==> job 8793: inputs <==
==> flow/design.v <==
module mux32
  (
   input [4:0] sel_i,
   input [31:0] data_i,
   output data_o
   );
   genvar i;
   wire [1:0] data_mux16_w;
   wire       data_mux32_w;
   assign data_mux32_w = (sel_i[4]) ? data_mux16_w[1] : data_mux16_w[0];
   assign data_o = data_mux32_w;
generate
   for(i=0;i<2;i=i+1)
     begin : mux16
	mux16 mux16
	 (
	  .sel_i(sel_i[3:0]),
	  .data_i(data_i[(i*16+15)-:16]),
	  .data_o(data_mux16_w[i])
	  );
     end 
endgenerate  
endmodule
module mux16
  (
   input [3:0] 	sel_i,
   input [15:0] data_i,
   output 	data_o
   );
   genvar 	i;
   wire [3:0] 	data_mux4_w;
   wire [1:0] 	data_mux8_w;
   wire 	data_mux16_w;
   assign data_mux8_w[0] = (sel_i[2]) ? data_mux4_w[1] : data_mux4_w[0];
   assign data_mux8_w[1] = (sel_i[2]) ? data_mux4_w[3] : data_mux4_w[2];
   assign data_mux16_w = (sel_i[3]) ? data_mux8_w[1] : data_mux8_w[0];
generate
   for(i=0;i<4;i=i+1)
     begin : mux4
	mux4 mux4
	 (
	  .sel_i(sel_i[1:0]),
	  .data_i(data_i[(i*4+3)-:4]),
	  .data_o(data_mux4_w[i])
	  );
     end 
endgenerate
   assign data_o = data_mux16_w;
endmodule
module mux4
  (
   input [1:0] sel_i,
   input [3:0] data_i,
   output data_o
   );
   reg 	  data_v;
   always @(*)
     case(sel_i)
       2'b00 : data_v = data_i[0];
       2'b01 : data_v = data_i[1];
       2'b10 : data_v = data_i[2];
       2'b11 : data_v = data_i[3];
     endcase
   assign data_o = data_v;
endmodule
module registers_32x32
  (
   input       clk_i,
   input       reset_ni,
   input       write_enable_i,
   input [4:0] register_addr_a_i,
   input [4:0] register_addr_b_i,
   input [4:0] register_write_i,
   input [31:0] write_data_i,
   output [31:0] read_data_a_o,
   output [31:0] read_data_b_o
   );
   integer 	 i;
   wire [4:0] 	 enable_data_w;
   reg 		 enable_register_v [1:31];
   reg [31:0] 	 register [1:31];
   assign enable_data_w = register_write_i & {5{write_enable_i}};
   always @(*)
     begin
	for(i=1;i<32;i=i+1)
	  begin
	     enable_register_v[i] = 1'b0;
	  end
	for(i=1;i<32;i=i+1)
	  begin
	     if (enable_data_w == i) enable_register_v[i] = 1'b1;
	  end 
     end 
   always @(posedge clk_i or negedge reset_ni)
     begin
	if (!reset_ni)
	  for(i=1;i<32;i=i+1)
	    begin
	       register[i] <= 32'b0;
	    end
	else
	  for(i=1;i<32;i=i+1)
	    begin
	       if (enable_register_v[i])
		 begin
		    register[i] <= write_data_i;
		 end
	    end 
     end 
   wire [31:0] decoded_read_a_data_w;
   wire [31:0] decoded_read_b_data_w;
   genvar      j;
generate
   for(j=0;j<32;j=j+1)
     begin : multiplexer
	mux32 mux32_a
	 (
	  .sel_i(register_addr_a_i),
	  .data_i({register[31][j],
		   register[30][j],
		   register[29][j],
		   register[28][j],
		   register[27][j],
		   register[26][j],
		   register[25][j],
		   register[24][j],
		   register[23][j],
		   register[22][j],
		   register[21][j],
		   register[20][j],
		   register[19][j],
		   register[18][j],
		   register[17][j],
		   register[16][j],
		   register[15][j],
		   register[14][j],
		   register[13][j],
		   register[12][j],
		   register[11][j],
		   register[10][j],
		   register[9][j],
		   register[8][j],
		   register[7][j],
		   register[6][j],
		   register[5][j],
		   register[4][j],
		   register[3][j],
		   register[2][j],
		   register[1][j],
		   1'b0}),
	  .data_o(decoded_read_a_data_w[j])
	  );
	mux32 mux32_b
	 (
	  .sel_i(register_addr_b_i),
	  .data_i({register[31][j],
		   register[30][j],
		   register[29][j],
		   register[28][j],
		   register[27][j],
		   register[26][j],
		   register[25][j],
		   register[24][j],
		   register[23][j],
		   register[22][j],
		   register[21][j],
		   register[20][j],
		   register[19][j],
		   register[18][j],
		   register[17][j],
		   register[16][j],
		   register[15][j],
		   register[14][j],
		   register[13][j],
		   register[12][j],
		   register[11][j],
		   register[10][j],
		   register[9][j],
		   register[8][j],
		   register[7][j],
		   register[6][j],
		   register[5][j],
		   register[4][j],
		   register[3][j],
		   register[2][j],
		   register[1][j],
		   1'b0}),
	  .data_o(decoded_read_b_data_w[j])
	  );
     end 
endgenerate 
   assign read_data_a_o = decoded_read_a_data_w;
   assign read_data_b_o = decoded_read_b_data_w;
endmodule 
==> flow/run.sh <==
#!/bin/bash
# the make line also repeats each setting of config.mk as NAME=value (left out here)
make -C /OpenROAD-flow-scripts/flow DESIGN_CONFIG=/design/flow/config.mk WORK_HOME=/design/flow/orfs CLKGATE_MAP_FILE= finish
==> flow/config.mk <==
export PLATFORM = sky130hd
export DESIGN_NAME = registers_32x32
export DESIGN_NICKNAME = registers_32x32
export VERILOG_FILES = /design/flow/design.v
export SDC_FILE = /design/flow/constraint.sdc
export NUM_CORES = 4
export LEC_CHECK = 0
export ABC_AREA = 0
export CAP_MARGIN = 35
export CORE_MARGIN = 2
export CORE_UTILIZATION = 72
export CTS_CLUSTER_DIAMETER = 363
export MAX_ROUTING_LAYER = met4
export PLACE_DENSITY = 0.65
export SETUP_SLACK_MARGIN = 0.43
export SLEW_MARGIN = 20
==> flow/constraint.sdc <==
create_clock -name core_clock -period 3.19 [get_ports {clk_i}]
set_input_delay 0.6380 -clock core_clock [delete_from_list [all_inputs] [get_ports {clk_i}]]
set_output_delay 0.6380 -clock core_clock [all_outputs]
set_load 0.01 [all_outputs]
==> job 8496 (differences from job 8793) <==
==> flow/config.mk (replaced) <==
export PLATFORM = sky130hd
export DESIGN_NAME = registers_32x32
export DESIGN_NICKNAME = registers_32x32
export VERILOG_FILES = /design/flow/design.v
export SDC_FILE = /design/flow/constraint.sdc
export NUM_CORES = 4
export LEC_CHECK = 0
export CAP_MARGIN = 20
export CELL_PAD_IN_SITES_GLOBAL_PLACEMENT = 2
export CORE_MARGIN = 2
export CORE_UTILIZATION = 38
export GPL_TIMING_DRIVEN = 0
export PLACE_DENSITY = 0.56
export SETUP_SLACK_MARGIN = 0.95
export SLEW_MARGIN = 20
==> flow/constraint.sdc (replaced) <==
create_clock -name core_clock -period 5.92 [get_ports {clk_i}]
set_input_delay 1.1840 -clock core_clock [delete_from_list [all_inputs] [get_ports {clk_i}]]
set_output_delay 1.1840 -clock core_clock [all_outputs]
set_load 0.01 [all_outputs]
==> job 476 (differences from job 8793) <==
==> flow/config.mk (replaced) <==
export PLATFORM = sky130hd
export DESIGN_NAME = registers_32x32
export DESIGN_NICKNAME = registers_32x32
export VERILOG_FILES = /design/flow/design.v
export SDC_FILE = /design/flow/constraint.sdc
export NUM_CORES = 4
export LEC_CHECK = 0
export CAP_MARGIN = 20
export CORE_MARGIN = 2
export CORE_UTILIZATION = 40
export SLEW_MARGIN = 20
==> flow/constraint.sdc (replaced) <==
create_clock -name core_clock -period 5.74 [get_ports {clk_i}]
set_input_delay 1.1480 -clock core_clock [delete_from_list [all_inputs] [get_ports {clk_i}]]
set_output_delay 1.1480 -clock core_clock [all_outputs]
set_load 0.01 [all_outputs]
==> results <==
- Job 8793 finished with setup timing left. Job 476 ran to the end with no violations. Job 8496 completed with no timing, DRC or antenna violations.
- Clock skew is the same in job 8793 and job 8496.
- In job 8793 the non-clock buffer count is higher than in job 8496, by 206.
- The lowest total power belongs to job 476, the highest to job 8793.
- Register-to-register slack: job 8793 < job 476 < job 8496.
- Between job 8496 and job 476, the lower utilization is in job 476 (gap 0.69 points).
==> figures <==
metric                                                job 8496                    job 8793                  job 476
Max VDD drop                                          231.5 uV                    568.0 uV                 244.2 uV
First-pass GRT wire length                            374.7 mm                    300.2 mm                 261.4 mm
Number of fillers in the final layout                    13430                        2362                    12670
Worst setup slack after placement                   -0.8742 ns                  -0.9044 ns              -0.06552 ns
Start point of the critical path          register_addr_a_i[3]        register_addr_b_i[0]     register_addr_b_i[4]
Slack of the worst reg-to-reg path                     5.10 ns                     2.17 ns                  4.92 ns
Leakage power                                         29.27 nW                    32.14 nW                 27.22 nW
Worst-Skew Late Latency                                0.78 ns                     0.72 ns                  0.74 ns
Mean number of vias per cell                             6.401                       8.269                    6.153
Status                                 complete, no violations  complete, but fails checks  complete, no violations
Layout check failures                                        -                setup timing                        -
Critical path buffers and inverters                          5                           5                        3

---

==> inputs of run Y <==
// registers_32x32: RTL as listed in full above, without the edits since
Settings: LEC_CHECK=0, ABC_AREA=1, CAP_MARGIN=20, CORE_MARGIN=2, CORE_UTILIZATION=63, SLEW_MARGIN=20; clock period 7.83 ns.
run.sh (not shown) runs the stock make flow with config.mk's settings and CLKGATE_MAP_FILE=.
==> run P (differences from run Y) <==
Settings changed: ABC_AREA 1 to default, CORE_UTILIZATION 63 to 40.
==> flow/constraint.sdc (replaced) <==
create_clock -name core_clock -period 6.0 [get_ports {clk_i}]
set_input_delay 1.2000 -clock core_clock [delete_from_list [all_inputs] [get_ports {clk_i}]]
set_output_delay 1.2000 -clock core_clock [all_outputs]
set_load 0.01 [all_outputs]
==> flow_summary_export.csv <==
group,metric,value,unit
layout,comb_share,43.0,%
layout,sh_seq_area,42.4,%
sta,worstMarginPinSlew,1230,ps
run_status,status,"complete, no violations",
That was run Y.
==> flow_summary_export.csv <==
group,metric,value,unit
sta,whs,495,ps
yosys,topCombFamilyByArea,"multiplexers",
yosys,postSynthSeqShare,44.4,%
global_routing,grt_pass1_wl,260000,um
run_status,status,"complete, no violations",
layout,nets,4114,
layout,comb_share,46.0,%
critical_path,crit_cells,8,
That was run P.

---

==> ember: inputs <==
RTL: the design.v shown in full above, as it stands there.
export LEC_CHECK = 0
export CAP_MARGIN = 20
export CORE_MARGIN = 2
export CORE_UTILIZATION = 12
export SLEW_MARGIN = 20
create_clock -name core_clock -period 7.83 [get_ports {clk_i}]
==> inputs of quartz, as changes to ember <==
Settings changed: CAP_MARGIN 20 to 35, CORE_UTILIZATION 12 to 72, CTS_CLUSTER_DIAMETER from default to 39, PLACE_DENSITY from default to 0.64, SETUP_SLACK_MARGIN from default to 0.04.
==> flow/constraint.sdc (replaced) <==
create_clock -name core_clock -period 3.19 [get_ports {clk_i}]
set_input_delay 0.6380 -clock core_clock [delete_from_list [all_inputs] [get_ports {clk_i}]]
set_output_delay 0.6380 -clock core_clock [all_outputs]
set_load 0.01 [all_outputs]
==> run notes <==
* **cts repair resizes** 333
* **combinational share of cell area** 43.1%
* **cell-by-cell trace of the critical path** buf_2 > buf_6 > buf_4 > nand3b_1 > buf_4 > buf_12 > buf_8 > nor2_1 > nor4_2 > o211a_1 > clkbuf_2
* **result of the run** complete, but fails checks
* **non-clock buffer contribution to total cell area** 11.3%
* **SO Faults** negative setup slack
* **Row Count** 102
* **total instance count after detailed placement** 5282
* **flop2flop setup slack** 2.22 ns
* **PnR worst setup slack** -0.113 ns
* **clock share of power** 40.8%
* **instance area after placement** 60600 µm²
* **post-route met1 wirelength** 71100 µm
* **count of final setup violators** 12
That was quartz.
==> run notes <==
* **non-clock buffer contribution to total cell area** 3.25%
* **cts repair resizes** 0
* **flop2flop setup slack** 7.01 ns
* **result of the run** no timing/DRC/antenna violations
* **count of final setup violators** 0
* **instance area after placement** 63300 µm²
* **total instance count after detailed placement** 10100
* **clock share of power** 36.5%
That was ember.
Power is estimated from default activity; no workload was simulated.
